## run 1
==> flow/design.v <==
module axi_stream_insert_header #(
    parameter DATA_WD = 32,
    parameter DATA_BYTE_WD = DATA_WD / 8,
    parameter BYTE_CNT_WD = $clog2(DATA_BYTE_WD)
) (
    input clk,
    input rst_n,
    input valid_in,
    input [DATA_WD-1 : 0] data_in,
    input [DATA_BYTE_WD-1 : 0] keep_in,
    input last_in,
    output ready_in,
    output valid_out,
    output [DATA_WD-1 : 0] data_out,
    output [DATA_BYTE_WD-1 : 0] keep_out,
    output last_out,
    input ready_out,
    input valid_insert,
    input [DATA_WD-1 : 0] header_insert,
    input [DATA_BYTE_WD-1 : 0] keep_insert,
    input [BYTE_CNT_WD : 0] byte_insert_cnt,
    output ready_insert
);
function [BYTE_CNT_WD:0]count_1;
    input [DATA_BYTE_WD-1:0] data_in;
    reg [BYTE_CNT_WD:0]cnt,n;
begin
    cnt=0;
    for (n=0;n<DATA_BYTE_WD; n=n+1) begin
        if(data_in[n])
            cnt = cnt+1'b1; 
            count_1 =cnt;
    end
end
endfunction
localparam IDEL = 4'b0001;
localparam HAEDER_INSERT = 4'b0010;
localparam WAIT = 4'b0100;
localparam IN_OUT = 4'b1000;
reg [3:0] current_state;
reg [3:0] next_state;
reg [BYTE_CNT_WD : 0] byte_insert_cnt_temp;
reg [DATA_BYTE_WD-1 : 0] keep_insert_temp;
reg [DATA_WD-1:0] mem [0:4];
reg [1:0] addr_in;
reg [1:0] addr_out;
reg[4:0] cnt_temp;
reg [DATA_BYTE_WD-1 : 0] keepin_last;
wire [BYTE_CNT_WD:0] keepin_last_count;
wire [4:0] out_cnt ;
reg [2*DATA_WD-1 : 0] data_out_reg;
reg [2*DATA_BYTE_WD-1 : 0] keep_out_reg;
reg last_out_reg;
reg [4:0]cnt_out_temp;
    assign keepin_last_count = count_1(keepin_last); 
    assign ready_in = (current_state == HAEDER_INSERT || current_state==IN_OUT)?1'b1:1'b0;
    assign ready_insert = (current_state == IDEL)?1'b1:1'b0;
    assign valid_out = (current_state == IN_OUT)?1'b1:1'b0;
    assign out_cnt = (keepin_last_count+byte_insert_cnt_temp>DATA_BYTE_WD)?cnt_temp+1'b1:cnt_temp; 
    always @(posedge clk or negedge rst_n) begin
        if(!rst_n)begin
            current_state <= IDEL;
        end else begin
            current_state <= next_state;
        end
    end
    always @(*) begin
        next_state = IDEL;
        case (current_state)
            IDEL:begin
                if(valid_insert && ready_insert) 
                    next_state = HAEDER_INSERT;
                else 
                    next_state = IDEL;     
            end
            HAEDER_INSERT:begin
                if(ready_out && addr_in == 2'd3) 
                    next_state = IN_OUT;
                else if(addr_in == 2'd3)
                    next_state = WAIT; 
                else
                    next_state = HAEDER_INSERT;     
            end
            WAIT:begin
                if(valid_in && ready_out) 
                    next_state = IN_OUT;
                else 
                    next_state = WAIT;     
            end
            IN_OUT:begin
                if(last_out) 
                    next_state = IDEL;
                else 
                    next_state = IN_OUT;     
            end
            default: next_state = IDEL;
        endcase    
    end
    always @(posedge clk or negedge rst_n) begin
        if(!rst_n)begin
            byte_insert_cnt_temp <= 'b0;
            keep_insert_temp <= 'b0;
        end else if(valid_insert && ready_insert) begin
            byte_insert_cnt_temp <= byte_insert_cnt; 
            keep_insert_temp <= keep_insert;
        end else begin
            byte_insert_cnt_temp <= byte_insert_cnt_temp;
            keep_insert_temp <= keep_insert_temp;
        end
    end
    integer k;
    always @(posedge clk or negedge rst_n) begin
        if(!rst_n)begin
            addr_in <= 2'd0;
            cnt_temp <= 5'b0;
            keepin_last <= 'b0; 
            for(k=0;k<=4;k=k+1) 
               mem[k] <= 32'b0;        
        end else if(valid_insert && ready_insert && addr_in==2'd0) begin 
            addr_in <= addr_in + 1'b1;
            mem[addr_in] <= header_insert;
            cnt_temp <= 5'b0;
            keepin_last <= 'b0;
        end else if (valid_in && ready_in && last_in) begin 
            addr_in <= addr_in + 1'b1;
            mem[addr_in] <= data_in;
            cnt_temp <= cnt_temp + 1'b1;
            keepin_last <= keep_in;
        end else if (valid_in && ready_in) begin 
            addr_in <= addr_in + 1'b1;
            mem[addr_in] <= data_in;
            cnt_temp <= cnt_temp + 1'b1;
            keepin_last <= keepin_last;
        end else begin
            addr_in <= addr_in;
            cnt_temp <= cnt_temp;
            keepin_last <= keepin_last;
        end
    end
    always @(posedge clk or negedge rst_n) begin
        if(!rst_n)begin
            data_out_reg <= 'b0;
            keep_out_reg <= 'b0;
            last_out_reg <= 1'b0;
            addr_out <= 'b0;
            cnt_out_temp <= 'b0;
        end else if((current_state==HAEDER_INSERT || current_state==WAIT) && next_state == IN_OUT) begin 
            data_out_reg <= {mem[addr_out],mem[addr_out+1]} << (DATA_BYTE_WD - byte_insert_cnt)*8;
            keep_out_reg <= {DATA_BYTE_WD{1'b1}};
            last_out_reg <= 1'b0;
            addr_out <= addr_out + 1'b1;
            cnt_out_temp <= cnt_out_temp+1'b1;
        end else if (valid_out && ready_out) begin
            data_out_reg <= {mem[addr_out],mem[addr_out+1]} << (DATA_BYTE_WD - byte_insert_cnt)*8; 
            addr_out <= addr_out + 1'b1;
            cnt_out_temp <= cnt_out_temp+1'b1;
            if (cnt_out_temp == out_cnt-1'b1) begin
            last_out_reg <= 1'b1;
            keep_out_reg <= {keep_insert_temp,keepin_last} << (DATA_BYTE_WD - byte_insert_cnt);            
            end else begin                                                                                                                                           
            last_out_reg <= 1'b0;
            keep_out_reg <= {DATA_BYTE_WD{1'b1}};               
            end
        end else begin
            data_out_reg <= data_out_reg;
            keep_out_reg <= keep_out_reg;
            last_out_reg <= 1'b0;
            addr_out <= 'b0;
            cnt_out_temp <= 'b0;
        end
    end
    assign data_out = data_out_reg[2*DATA_WD-1:DATA_WD];
    assign keep_out = (out_cnt == cnt_temp)?keep_out_reg[2*DATA_BYTE_WD-1:DATA_BYTE_WD]:keep_out_reg[DATA_BYTE_WD-1:0];
    assign last_out = last_out_reg;
endmodule
Settings: LEC_CHECK=0, ABC_AREA=1, CAP_MARGIN=20, CORE_MARGIN=2, CORE_UTILIZATION=72, CTS_CLUSTER_DIAMETER=355, CTS_CLUSTER_SIZE=14, PLACE_DENSITY_LB_ADDON=0.01, SLEW_MARGIN=20; clock period 1.56 ns.
run.sh (not shown) runs the stock make flow with config.mk's settings and CLKGATE_MAP_FILE=.
Seen in the log of run 1: DPL-0038 during clock tree synthesis (4_1_cts), after which the run never completed.
Edits applied to the flow inputs when going from run 1 to run 2:
Settings: swapping 72 for 47 in CORE_UTILIZATION; putting PLACE_DENSITY at 0.6 where nothing was set; clearing PLACE_DENSITY_LB_ADDON, which used to be 0.01; clearing ABC_AREA, which used to be 1; clearing CTS_CLUSTER_DIAMETER, which used to be 355; clearing CTS_CLUSTER_SIZE, which used to be 14; swapping 1.56 for 4.76 in the clock period (ns, I/O delays scaled along).
[summary]
Run 2: no failed stages, no open violations at the end
Between run 1 and run 2, the flow reports placer's final routability congestion estimate decreasing by more than 10%.
Looking only at post-synthesis compound-gate area fraction, and setting everything else aside, the lower value of run 2 and run 1 goes to run 1.
Core area: run 2 vs run 1 up 7000 um^2
In run 2, the placed instance count came out 23% below the value in run 1.
Diff run 1 -> run 2: instance area at placement shrank by 14%, detailed-placement wirelength estimate shrank by about 19%.
--- input diff run 2..run 3 ---
Settings: swapping 20 for 30 in CAP_MARGIN; swapping 47 for 70 in CORE_UTILIZATION; swapping 4.76 for 3.54 in the clock period (ns, I/O delays scaled along).
Results
Run 2: done, clean on timing, DRC and antenna
From the logs: run 3 reached the end of the flow and failed the layout checks with setup timing.
[run 3 vs run 2] total power consumption of the routed design: higher in run 3
[compare] base=run 2 new=run 3: floorplan row count decreased 10; overall via count from detail_route increased 1,898.

* * *

// axi_stream_insert_header: RTL as listed in full above, without the edits since
export LEC_CHECK = 0
export CAP_MARGIN = 20
export CORE_MARGIN = 2
export CORE_UTILIZATION = 33
export PLACE_DENSITY = 0.6
export SLEW_MARGIN = 20
create_clock -name core_clock -period 7.52 [get_ports {clk}]
The baseline went through all stages and came out clean.
Rerun with:
CORE_UTILIZATION = 63   (was 33)
CTS_CLUSTER_DIAMETER = 345   (was not set)
CTS_CLUSTER_SIZE = 17   (was not set)
clock period = 3.64 ns   (was 7.52 ns; I/O delays follow)
The changed run completed and failed the layout checks on setup timing.
Hold slack is worse by 140 ps.
Area after synthesis stays the same.
Cell count falls by 9.2%.
Wire length drops by 5.6%.
Flip-flop count stays the same.
Worst setup slack got worse by 2400 ps.
Total power went up by 130%.
Via count is higher by 6.5%.
First-iteration DRC count came out higher by 25%.
Rerun with:
CORE_UTILIZATION = 51   (was 63)
CTS_CLUSTER_DIAMETER = 338   (was 345)
CTS_CLUSTER_SIZE = 100   (was 17)
clock period = 5.5 ns   (was 3.64 ns; I/O delays follow)
=> This time the run completed without violations. Register-to-register slack improved by 1700 ps. Global-route usage went down by 7.0 points. Total power decreases by 41%. Utilization drops by 17 points. Setup slack improved by 870 ps. Clock-buffer cell count stays the same.
Rerun with:
ABC_AREA = 1   (was not set)
CORE_UTILIZATION = 42   (was 51)
What happened: The changed run finished clean. Non-clock buffer count went down by 7. Combinational power went up by 14%. Total power went up by 8.2%. Final area went up by 6.5%.
Rerun with:
ABC_AREA = not set   (was 1)
CORE_UTILIZATION = 66   (was 42)
CTS_CLUSTER_DIAMETER = not set   (was 338)
CTS_CLUSTER_SIZE = not set   (was 100)
clock period = 4.29 ns   (was 5.5 ns; I/O delays follow)
- The changed run completed without violations
- utilization climbs by 29 points
- worst setup slack gets worse by 680 ps
- clock skew is about the same
- critical path depth climbs by 1
- design area drops by a few percent
- wire length drops by roughly a tenth
- hold slack gets worse by 13 ps
- synthesized area drops by a little under a tenth
- count of clock-buffer cells in the layout drops by 1
- cell count drops by a quarter to a third
- sequential power climbs by a quarter to a third

* * *

Starts from the design.v that is shown in full above.
clock: 3.54 ns
lec_check: 0
abc_area: 1
cap_margin: 30
core_margin: 2
core_utilization: 70
cts_cluster_diameter: 103
place_density_lb_addon: 0.29
slew_margin: 20
The first run finished with setup timing left.
Change:
--- a/flow/config.mk
+++ b/flow/config.mk
@@ -6,9 +6,7 @@
 export NUM_CORES = 4
 export LEC_CHECK = 0
-export ABC_AREA = 1
-export CAP_MARGIN = 30
+export CAP_MARGIN = 20
 export CORE_MARGIN = 2
-export CORE_UTILIZATION = 70
-export CTS_CLUSTER_DIAMETER = 103
-export PLACE_DENSITY_LB_ADDON = 0.29
+export CORE_UTILIZATION = 40
+export PLACE_DENSITY = 0.6
 export SLEW_MARGIN = 20
==> flow/constraint.sdc (replaced) <==
create_clock -name core_clock -period 5.09 [get_ports {clk}]
set_input_delay 1.0180 -clock core_clock [delete_from_list [all_inputs] [get_ports {clk}]]
set_output_delay 1.0180 -clock core_clock [all_outputs]
set_load 0.01 [all_outputs]
The changed run completed without violations.
Via count drops by about 23%.
Cell area falls by 6.2%.
Wire length is lower by about 11%.
Sequential power falls by about 30%.
Global-route usage falls by 20 points.
Area after synthesis goes down by 7.1%.
Power fell by 41%.
Clock power went down by 26%.
Worst setup slack gains 390 ps.

* * *

RTL: the design.v shown in full above, as it stands there.
export LEC_CHECK = 0
export CAP_MARGIN = 0
export CELL_PAD_IN_SITES_DETAIL_PLACEMENT = 0
export CORE_MARGIN = 7
export CORE_UTILIZATION = 61
export CTS_CLUSTER_DIAMETER = 333
export CTS_CLUSTER_SIZE = 98
export GPL_ROUTABILITY_DRIVEN = 0
export HOLD_SLACK_MARGIN = 0.28
export PLACE_DENSITY_LB_ADDON = 0.02
export SETUP_SLACK_MARGIN = -0.61
export SLEW_MARGIN = 20
create_clock -name core_clock -period 6.2 [get_ports {clk}]
==> next run, changes <==
CAP_MARGIN = 5   (was 0)
CELL_PAD_IN_SITES_DETAIL_PLACEMENT = 2   (was 0)
CORE_ASPECT_RATIO = 1.65   (was not set)
CORE_MARGIN = 4   (was 7)
CORE_UTILIZATION = 40   (was 61)
CTS_CLUSTER_DIAMETER = 320   (was 333)
GPL_TIMING_DRIVEN = 0   (was not set)
HOLD_SLACK_MARGIN = -0.03   (was 0.28)
MAX_ROUTING_LAYER = met5   (was not set)
MIN_ROUTING_LAYER = met2   (was not set)
PLACE_DENSITY_LB_ADDON = not set   (was 0.02)
SETUP_SLACK_MARGIN = 0.58   (was -0.61)
SLEW_MARGIN = 25   (was 20)
Effect: This time the run stopped in global routing with GRT-0232; area after synthesis does not change; die size increases by well over a third; synthesized cell count stays the same.

* * *

Setup of alpha:
Starts from the design.v that is shown in full above.
make LEC_CHECK=0 ABC_AREA=0 CAP_MARGIN=20 CORE_MARGIN=2 CORE_UTILIZATION=21 PLACE_DENSITY=0.6 SETUP_SLACK_MARGIN=1.02 SLEW_MARGIN=20 TNS_END_PERCENT=95 finish   # period 5.5 ns
#### Input delta (beta over alpha)
Settings: CORE_ASPECT_RATIO newly set to 1.74; CTS_CLUSTER_SIZE newly set to 100; CORE_UTILIZATION changed from 21 to 51; CTS_CLUSTER_DIAMETER newly set to 338; PLACE_DENSITY changed from 0.6 to 0.52; CAP_MARGIN changed from 20 to 35; CORE_MARGIN changed from 2 to 10; TNS_END_PERCENT changed from 95 to 20; ABC_AREA removed (was 0); SETUP_SLACK_MARGIN removed (was 1.02).
Findings:
beta vs alpha: post-route standard cell area excluding fillers down by a few percent. Note that the last weighted congestion value of the routability-driven placer recorded for beta amounts to 1.13 times the value seen in alpha. Diff alpha -> beta | first-pass GRT wire length | up slightly. As far as share of final layout cell area taken by clock buffers and inverters is concerned, alpha and beta perform about the same. Comparing total length of routed wires for alpha and beta, the bigger number came from alpha. Diff alpha -> beta | instance area at placement | down by a few percent.
Input changes introduced in gamma (baseline for comparison: beta):
Settings: GPL_ROUTABILITY_DRIVEN now 0, previously not set; CORE_UTILIZATION now 40, was 51; PLACE_DENSITY_LB_ADDON now 0.05, previously not set; CELL_PAD_IN_SITES_DETAIL_PLACEMENT now 1, previously not set; TNS_END_PERCENT now 10, was 20; CORE_MARGIN now 2, was 10; CTS_CLUSTER_DIAMETER now 376, was 338; HOLD_SLACK_MARGIN now 0.12, previously not set; PLACE_DENSITY no longer set, was 0.52; CTS_CLUSTER_SIZE no longer set, was 100; GPL_TIMING_DRIVEN now 0, previously not set; CELL_PAD_IN_SITES_GLOBAL_PLACEMENT now 1, previously not set; CAP_MARGIN now 5, was 35; CORE_ASPECT_RATIO no longer set, was 1.74; SLEW_MARGIN now 40, was 20; MAX_ROUTING_LAYER now met4, previously not set.
==> results <==
beta → gamma: detailed route wirelength on metal2 climbed 1500 um, chip width climbed about 30%, wire length climbed about 20%, area of all placed cells without fillers climbed about 2.7%, share of power burned in combinational logic climbed 1.6 points.
Beginning of the critical path = byte_insert_cnt[0]: gamma; beginning of the critical path = keepin_last[0]: beta
Of gamma and beta, the higher clock distribution area overhead in the final layout belongs to gamma.
[inputs] delta vs gamma
Settings: CORE_UTILIZATION changed from 40 to 21; HOLD_SLACK_MARGIN removed (was 0.12); PLACE_DENSITY newly set to 0.9; SETUP_SLACK_MARGIN newly set to 1.02; MAX_ROUTING_LAYER removed (was met4); CELL_PAD_IN_SITES_DETAIL_PLACEMENT removed (was 1); CAP_MARGIN changed from 5 to 20; CELL_PAD_IN_SITES_GLOBAL_PLACEMENT changed from 1 to 3; GPL_ROUTABILITY_DRIVEN removed (was 0); PLACE_DENSITY_LB_ADDON removed (was 0.05); SLEW_MARGIN changed from 40 to 20; ABC_AREA newly set to 0; TNS_END_PERCENT changed from 10 to 95; CTS_CLUSTER_DIAMETER removed (was 376).
Findings:
- Changes observed in delta relative to gamma: share of final layout cell area taken by clock buffers and inverters fell 0.43 points; total non-filler cell area in the finished layout rose 530 um2; design internal power rose about 6%; length of routed met2 wiring rose 11%.
- Setup slack: delta more than gamma
- Met1 layer usage reported by global route (higher): gamma
- Core util | delta vs gamma | delta lower
Power and IR drop assume default switching activity.
